==> 04-25 <==
Design sd_encr_device, start of the top module:
module sd_encr_device (
    input wire clk,                     
    input wire rst,                     
    input wire start,                   
    input wire rw_flag,                 
    output wire done,                   
    output wire sd_clk,
    output wire sd_cs_n,
    output wire sd_mosi,
    input  wire sd_miso,
    input wire key_rw,                  
    input wire key_sel,                 
    input wire [511:0] key_data_in,     
    output wire [511:0] key_data_out    
);
clock: 10.7 ns
lec_check: 0
abc_area: 1
cap_margin: 20
core_margin: 7
core_utilization: 39
hold_slack_margin: 0.09
min_routing_layer: met1
place_density_lb_addon: 0.12
setup_slack_margin: 2.57
slew_margin: 35
run.sh (not shown) runs the stock make flow with config.mk's settings and CLKGATE_MAP_FILE=.
==> 04-12: changes against 04-25 <==
- ABC_AREA: 1 -> default
- CAP_MARGIN: 20 -> 5
- CELL_PAD_IN_SITES_GLOBAL_PLACEMENT: default -> 3
- CORE_MARGIN: 7 -> 3
- CORE_UTILIZATION: 39 -> 61
- CTS_CLUSTER_SIZE: default -> 89
- HOLD_SLACK_MARGIN: 0.09 -> default
- MIN_ROUTING_LAYER: met1 -> default
- PLACE_DENSITY: default -> 0.63
- PLACE_DENSITY_LB_ADDON: 0.12 -> default
- SETUP_SLACK_MARGIN: 2.57 -> 1.01
- SLEW_MARGIN: 35 -> 20
- TNS_END_PERCENT: default -> 80
==> flow/constraint.sdc (replaced) <==
create_clock -name core_clock -period 8.8 [get_ports {clk}]
set_input_delay 1.7600 -clock core_clock [delete_from_list [all_inputs] [get_ports {clk}]]
set_output_delay 1.7600 -clock core_clock [all_outputs]
set_load 0.01 [all_outputs]
==> qor summary <==
                                                                                   04-25                         04-12
Xor+xnor area frac                                                                 3.25%                         3.54%
Mean instance size in the synthesized netlist                                  9.60 um^2                     12.9 um^2
Area fraction in and, or, nand and nor cells after synthesis                       17.6%                         8.02%
Num rows                                                                             231                           177
# Cells Yosys                                                                      16100                         11100
Post-Synthesis Net Count                                                           16700                         11600
DIE HEIGHT                                                                        644 um                        490 um
Core Footprint                                                               396000 um^2                   233000 um^2
Chip area                                                                    415000 um^2                   241000 um^2
Most common cell in the synthesized netlist                      sky130_fd_sc_hd__nor2_1     sky130_fd_sc_hd__edfxtp_1
Floorplan core density                                                             39.2%                         61.5%
Number of different library cells in the post-synthesis netlist                       64                            93
Status                                                  no timing/DRC/antenna violations        stopped before the end
Stage where the flow stopped                                                           -  global placement without I/O
Summed standard-cell area reported by yosys                                  155000 um^2                   143000 um^2
MUX area fraction                                                                  3.73%                         10.1%
Adder Area Share                                                                  0.242%                        0.262%
Sequential-to-total area share from yosys stat                                     61.6%                         66.7%

==> run K <==
Starting RTL as in the previous note.
==> flow/design.v (excerpt) <==
module sd_encr_device (
    input wire clk,                     
    input wire rst,                     
    input wire start,                   
    input wire rw_flag,                 
    output wire done,                   
    output wire sd_clk,
    output wire sd_cs_n,
    output wire sd_mosi,
    input  wire sd_miso,
    input wire key_rw,                  
    input wire key_sel,                 
    input wire [511:0] key_data_in,     
    output wire [511:0] key_data_out    
);
make LEC_CHECK=0 CAP_MARGIN=20 CORE_ASPECT_RATIO=0.71 CORE_MARGIN=2 CORE_UTILIZATION=72 CTS_CLUSTER_DIAMETER=376 CTS_CLUSTER_SIZE=14 HOLD_SLACK_MARGIN=0.29 PLACE_DENSITY_LB_ADDON=0.0 SETUP_SLACK_MARGIN=1.12 SLEW_MARGIN=20 finish   # period 3.92 ns
==> inputs of run Z, as changes to run K <==
ABC_AREA = 1   (was not set)
CAP_MARGIN = 30   (was 20)
CELL_PAD_IN_SITES_DETAIL_PLACEMENT = 1   (was not set)
CORE_ASPECT_RATIO = 0.54   (was 0.71)
CORE_UTILIZATION = 64   (was 72)
CTS_CLUSTER_DIAMETER = 196   (was 376)
CTS_CLUSTER_SIZE = not set   (was 14)
HOLD_SLACK_MARGIN = not set   (was 0.29)
MAX_ROUTING_LAYER = met4   (was not set)
PLACE_DENSITY_LB_ADDON = 0.17   (was 0.0)
SETUP_SLACK_MARGIN = not set   (was 1.12)
SLEW_MARGIN = 35   (was 20)
==> flow/constraint.sdc (replaced) <==
create_clock -name core_clock -period 5.42 [get_ports {clk}]
set_input_delay 1.0840 -clock core_clock [delete_from_list [all_inputs] [get_ports {clk}]]
set_output_delay 1.0840 -clock core_clock [all_outputs]
set_load 0.01 [all_outputs]
==> flow_summary.ini <==
; generated from flow reports
[run_status]
stop_stage = clock tree synthesis (4_1_cts)
error = [ERROR DPL-0033] detailed placement checks failed during check placement.
outcome = aborted with a tool error

[synth]
top_area_frac = 0.301
adder_share = 0.00242
synthXorXnorAreaFrac = 0.0325
yosys_area_mm2 = 0.155
ys_seq_frac = 0.616

[floorplan]
fp_util = 0.645
(the above is from run Z)
==> flow_summary.ini <==
; synthesis and place-and-route metrics
[synth]
top_area_frac = 0.325
synthXorXnorAreaFrac = 0.0354
adder_share = 0.00262
ys_seq_frac = 0.667

[placed_design]
place_ws_ps = -19.4

[floorplan]
fp_util = 0.727

[run_status]
outcome = no timing/DRC/antenna violations

[sta]
fin_crit_ps = 3290

[pwr]
p_leak_nw = 58.4
(the above is from run K)

==> v8 <==
Starting RTL as in the previous note.
// sd_encr_device
module sd_encr_device (
    input wire clk,                     
    input wire rst,                     
    input wire start,                   
    input wire rw_flag,                 
    output wire done,                   
    output wire sd_clk,
    output wire sd_cs_n,
    output wire sd_mosi,
    input  wire sd_miso,
    input wire key_rw,                  
    input wire key_sel,                 
    input wire [511:0] key_data_in,     
    output wire [511:0] key_data_out    
);
==> flow/config.mk <==
export PLATFORM = sky130hd
export DESIGN_NAME = sd_encr_device
export DESIGN_NICKNAME = sd_encr_device
export VERILOG_FILES = /design/flow/design.v
export SDC_FILE = /design/flow/constraint.sdc
export NUM_CORES = 4
export LEC_CHECK = 0
export CAP_MARGIN = 20
export CORE_ASPECT_RATIO = 0.71
export CORE_MARGIN = 2
export CORE_UTILIZATION = 72
export CTS_CLUSTER_DIAMETER = 376
export CTS_CLUSTER_SIZE = 14
export PLACE_DENSITY_LB_ADDON = 0.0
export SETUP_SLACK_MARGIN = 1.12
export SLEW_MARGIN = 20
==> flow/constraint.sdc <==
create_clock -name core_clock -period 3.92 [get_ports {clk}]
set_input_delay 0.7840 -clock core_clock [delete_from_list [all_inputs] [get_ports {clk}]]
set_output_delay 0.7840 -clock core_clock [all_outputs]
set_load 0.01 [all_outputs]
==> v15 (differences from v8) <==
Settings changed: CORE_ASPECT_RATIO 0.71 to not set, CORE_MARGIN 2 to 6, CORE_UTILIZATION 72 to 45, CTS_CLUSTER_DIAMETER 376 to not set, CTS_CLUSTER_SIZE 14 to not set, PLACE_DENSITY_LB_ADDON 0.0 to 0.21, SETUP_SLACK_MARGIN 1.12 to not set, SLEW_MARGIN 20 to 40, TNS_END_PERCENT set to 35.
==> flow/constraint.sdc (replaced) <==
create_clock -name core_clock -period 10.0 [get_ports {clk}]
set_input_delay 2.0000 -clock core_clock [delete_from_list [all_inputs] [get_ports {clk}]]
set_output_delay 2.0000 -clock core_clock [all_outputs]
set_load 0.01 [all_outputs]
==> v16 (differences from v8) <==
Settings changed: CORE_ASPECT_RATIO 0.71 to not set, CORE_UTILIZATION 72 to 37, CTS_CLUSTER_DIAMETER 376 to not set, CTS_CLUSTER_SIZE 14 to not set, PLACE_DENSITY_LB_ADDON 0.0 to 0.2, SETUP_SLACK_MARGIN 1.12 to not set.
==> flow/constraint.sdc (replaced) <==
create_clock -name core_clock -period 7.04 [get_ports {clk}]
set_input_delay 1.4080 -clock core_clock [delete_from_list [all_inputs] [get_ports {clk}]]
set_output_delay 1.4080 -clock core_clock [all_outputs]
set_load 0.01 [all_outputs]
==> v36 (differences from v8) <==
Settings changed: CORE_ASPECT_RATIO 0.71 to not set, CORE_UTILIZATION 72 to 58, CTS_CLUSTER_DIAMETER 376 to not set, CTS_CLUSTER_SIZE 14 to not set, PLACE_DENSITY_LB_ADDON 0.0 to not set, SETUP_SLACK_MARGIN 1.12 to -0.57, TNS_END_PERCENT set to 5.
==> flow/constraint.sdc (replaced) <==
create_clock -name core_clock -period 8.11 [get_ports {clk}]
set_input_delay 1.6220 -clock core_clock [delete_from_list [all_inputs] [get_ports {clk}]]
set_output_delay 1.6220 -clock core_clock [all_outputs]
set_load 0.01 [all_outputs]
==> results.toml <==
# yosys + openroad results
[outcome]
outcome = "finished clean"

[final_timing]
period_needed_ns = 5.60
skew_ns = 0.0606

[layout]
layout-area-overhead-vs-synth_pct = 18.2

[grt]
use_met2_pct = 48.6

[setup_path]
cp_slowest_cell = "nor2_4"

[routing]
dr.pass1.iters = 6
# the run above: v36

==> results.toml <==
# yosys + openroad results
[setup_path]
cp_slowest_cell = "dfrtp_4"

[floorplan]
dieHeight_um = 380

[final_timing]
period_needed_ns = 3.29
skew_ns = 0.0416

[grt]
use_met2_pct = 64.5

[outcome]
outcome = "finished clean"

[routing]
dr.pass1.iters = 8

[layout]
layout-area-overhead-vs-synth_pct = 18.7
nClkBuffers = 548
# the run above: v8

==> results.toml <==
# yosys + openroad results
[outcome]
outcome = "finished clean"

[yosys]
ys_async_sr_fraction_pct = 18.8

[layout]
layout.nets = 12503
seq_cells = 3815

[power]
cellPowerDensity_nw_per_um2 = 278

[setup_path]
cp_slowest_cell = "nor2_4"

[final_timing]
fmax_mhz = 173
skew_ns = 0.0590

[routing]
drt-initial-drc-count = 7985
wl_per_cell_um = 25.5
# the run above: v16

==> results.toml <==
# yosys + openroad results
[final_timing]
skew_ns = 0.0801
period_needed_ns = 6.33

[yosys]
ys_ff = 3815

[routing]
dr.pass1.iters = 6

[setup_path]
cp_slowest_cell = "dfrtp_4"

[layout]
buffer_area_share_pct = 7.23
seq_area_share_pct = 55.7
layout-area-overhead-vs-synth_pct = 19.9

[outcome]
outcome = "finished clean"
# the run above: v15


==> trial 39: inputs <==
Starting RTL as in the previous note.
clock: 3.91 ns
lec_check: 0
abc_area: 0
cap_margin: 30
cell_pad_in_sites_global_placement: 0
core_margin: 2
core_utilization: 72
cts_cluster_diameter: 40
cts_cluster_size: 14
min_routing_layer: met1
place_density_lb_addon: 0.06
setup_slack_margin: 0.97
slew_margin: 20
==> build 9: changes against trial 39 <==
ABC_AREA = unset   (was 0)
CAP_MARGIN = 20   (was 30)
CELL_PAD_IN_SITES_GLOBAL_PLACEMENT = unset   (was 0)
CORE_UTILIZATION = 45   (was 72)
CTS_CLUSTER_DIAMETER = unset   (was 40)
CTS_CLUSTER_SIZE = unset   (was 14)
MIN_ROUTING_LAYER = unset   (was met1)
PLACE_DENSITY_LB_ADDON = 0.2   (was 0.06)
SETUP_SLACK_MARGIN = unset   (was 0.97)
==> flow/constraint.sdc (replaced) <==
create_clock -name core_clock -period 10.0 [get_ports {clk}]
set_input_delay 2.0000 -clock core_clock [delete_from_list [all_inputs] [get_ports {clk}]]
set_output_delay 2.0000 -clock core_clock [all_outputs]
set_load 0.01 [all_outputs]
==> summary of the runs <==
- In trial 39 the first-iteration DRC count is higher than in build 9, by about 60%.
- Between trial 39 and build 9, the lower design area is in build 9 (gap 1.7%, measured against build 9).
- In trial 39 the worst hold slack is worse than in build 9, by 0.045 ns.
- In synthesized area, build 9 and trial 39 do not differ.
- Flip-flop count is the same in trial 39 and build 9.
- Between trial 39 and build 9, the lower via count is in build 9 (gap 11%, measured against build 9).

==> yarrow <==
Starting RTL as in the previous note.
Settings: LEC_CHECK=0, CAP_MARGIN=20, CORE_ASPECT_RATIO=0.71, CORE_MARGIN=2, CORE_UTILIZATION=72, CTS_CLUSTER_DIAMETER=381, CTS_CLUSTER_SIZE=14, PLACE_DENSITY_LB_ADDON=0.0, SETUP_SLACK_MARGIN=1.11, SLEW_MARGIN=20; clock period 3.91 ns.
==> raven: changes against yarrow <==
Settings changed: CORE_ASPECT_RATIO 0.71 to unset, CORE_UTILIZATION 72 to 45, CTS_CLUSTER_DIAMETER 381 to unset, CTS_CLUSTER_SIZE 14 to unset, PLACE_DENSITY_LB_ADDON 0.0 to 0.2, SETUP_SLACK_MARGIN 1.11 to unset.
==> flow/constraint.sdc (replaced) <==
create_clock -name core_clock -period 7.04 [get_ports {clk}]
set_input_delay 1.4080 -clock core_clock [delete_from_list [all_inputs] [get_ports {clk}]]
set_output_delay 1.4080 -clock core_clock [all_outputs]
set_load 0.01 [all_outputs]
==> willow: changes against yarrow <==
Settings changed: ABC_AREA set to 0, CELL_PAD_IN_SITES_GLOBAL_PLACEMENT set to 0, CORE_ASPECT_RATIO 0.71 to unset, CTS_CLUSTER_DIAMETER 381 to 40, CTS_CLUSTER_SIZE 14 to 57, MIN_ROUTING_LAYER set to met1, SETUP_SLACK_MARGIN 1.11 to 1.12.
==> qor summary <==
                                                                                            willow                      yarrow                            raven
Run status                                                               complete, but fails checks  no timing/DRC/antenna violations  no timing/DRC/antenna violations
Layout check failures                               max-capacitance violations, max-slew violations                           -                                -
Slew Viols, Final                                                                                 2                           0                                0
Worst EP arrival                                                                            4400 ps                     3920 ps                          6490 ps
Final critical-path required period                                                         3610 ps                     3310 ps                          5680 ps
End of the worst register-to-register path                           u_sd_controller.read_data[291]  u_sd_controller.tx_data[2]   u_sd_controller.read_data[363]
Metal2 WL                                                                                 236000 um                   202000 um                        201000 um
Switching Share                                                                               24.6%                       21.7%                            21.9%
Placed inst area                                                                         0.157 mm^2                  0.157 mm^2                       0.158 mm^2
Cells on worst reg2reg path                                                                      15                           9                               11
Initial detailed-routing violation count                                                      18900                       13100                             8686
Register share of total power                                                                 48.7%                       56.7%                            51.2%
Met3 Routed Length                                                                         75000 um                    57100 um                         30700 um
Final standard cell utilization of the core                                                   89.2%                       85.9%                            53.9%
Detailed-route via count                                                                     109000                       99500                            92300
Chip Width                                                                                   450 um                      533 um                           568 um
Worst Min Path Start                                                                            rst                           -  u_sd_controller.powerup_cnt[12]
Fraction of area in clock buffers and inverters                                               8.28%                       5.40%                            7.83%
Switching pwr                                                                               22.0 mW                     16.7 mW                          10.4 mW
Worst hold margin                                                                            151 ps                      293 ps                           379 ps
Total iterations of the first detailed-routing run                                               10                           9                                6

==> v1: inputs <==
Starting RTL as in the previous note.
==> flow/config.mk <==
export PLATFORM = sky130hd
export DESIGN_NAME = sd_encr_device
export DESIGN_NICKNAME = sd_encr_device
export VERILOG_FILES = /design/flow/design.v
export SDC_FILE = /design/flow/constraint.sdc
export NUM_CORES = 4
export LEC_CHECK = 0
export CAP_MARGIN = 20
export CELL_PAD_IN_SITES_GLOBAL_PLACEMENT = 2
export CORE_MARGIN = 6
export CORE_UTILIZATION = 45
export CTS_CLUSTER_DIAMETER = 192
export GPL_ROUTABILITY_DRIVEN = 0
export PLACE_DENSITY_LB_ADDON = 0.21
export SLEW_MARGIN = 40
export TNS_END_PERCENT = 35
==> flow/constraint.sdc <==
create_clock -name core_clock -period 10.0 [get_ports {clk}]
set_input_delay 2.0000 -clock core_clock [delete_from_list [all_inputs] [get_ports {clk}]]
set_output_delay 2.0000 -clock core_clock [all_outputs]
set_load 0.01 [all_outputs]
==> v18: changes against v1 <==
ABC_AREA = 0   (was unset)
CELL_PAD_IN_SITES_GLOBAL_PLACEMENT = 0   (was 2)
CORE_MARGIN = 2   (was 6)
CORE_UTILIZATION = 69   (was 45)
CTS_CLUSTER_DIAMETER = 40   (was 192)
CTS_CLUSTER_SIZE = 31   (was unset)
GPL_ROUTABILITY_DRIVEN = unset   (was 0)
MIN_ROUTING_LAYER = met1   (was unset)
PLACE_DENSITY_LB_ADDON = 0.0   (was 0.21)
SETUP_SLACK_MARGIN = 0.97   (was unset)
SLEW_MARGIN = 20   (was 40)
TNS_END_PERCENT = unset   (was 35)
==> flow/constraint.sdc (replaced) <==
create_clock -name core_clock -period 4.28 [get_ports {clk}]
set_input_delay 0.8560 -clock core_clock [delete_from_list [all_inputs] [get_ports {clk}]]
set_output_delay 0.8560 -clock core_clock [all_outputs]
set_load 0.01 [all_outputs]
==> comparison table <==
item	v1	v18
Met1 routing resource usage after global routing	0.3552	0.5204
Floorplan-stage core utilization	0.4535	0.6929
Delay contributed by the slowest stage of the critical path	0.91 ns	0.60 ns
Detailed-routing wirelength on met1	191300 um	160100 um
Number of placed cells counting well taps	15710	14360
Final std cells w/o fill	16500	15240
Part of the cycle the worst path needs	0.5634	0.7848
Count of standard-cell rows	206	167
Vias in the first global route	91040	96430
Sequential power	0.0170 W	0.0398 W
First-pass GRT wire length	626500 um	625900 um
Lkg Pwr	58.74 nW	60.51 nW
M3 GR Usage	0.04913	0.1059
Critical Path Fanout Max	37	110
Met2 global-route usage	0.3960	0.6239
Peak VDD IR	0.1503 mV	0.5064 mV
CTS buffer count	399	445
Power share of the combinational group	0.038	0.037
Upper clock frequency limit	177.5 MHz	297.7 MHz
Tot Pwr	0.03302 W	0.08147 W
Cell with the most instances on the worst path	ha_1	mux4_2
Outcome	complete, no violations	complete, no violations
Clock tree cell share of total cell area	0.07640	0.08765
No activity file was given, so power comes from the tool's default toggle rates.
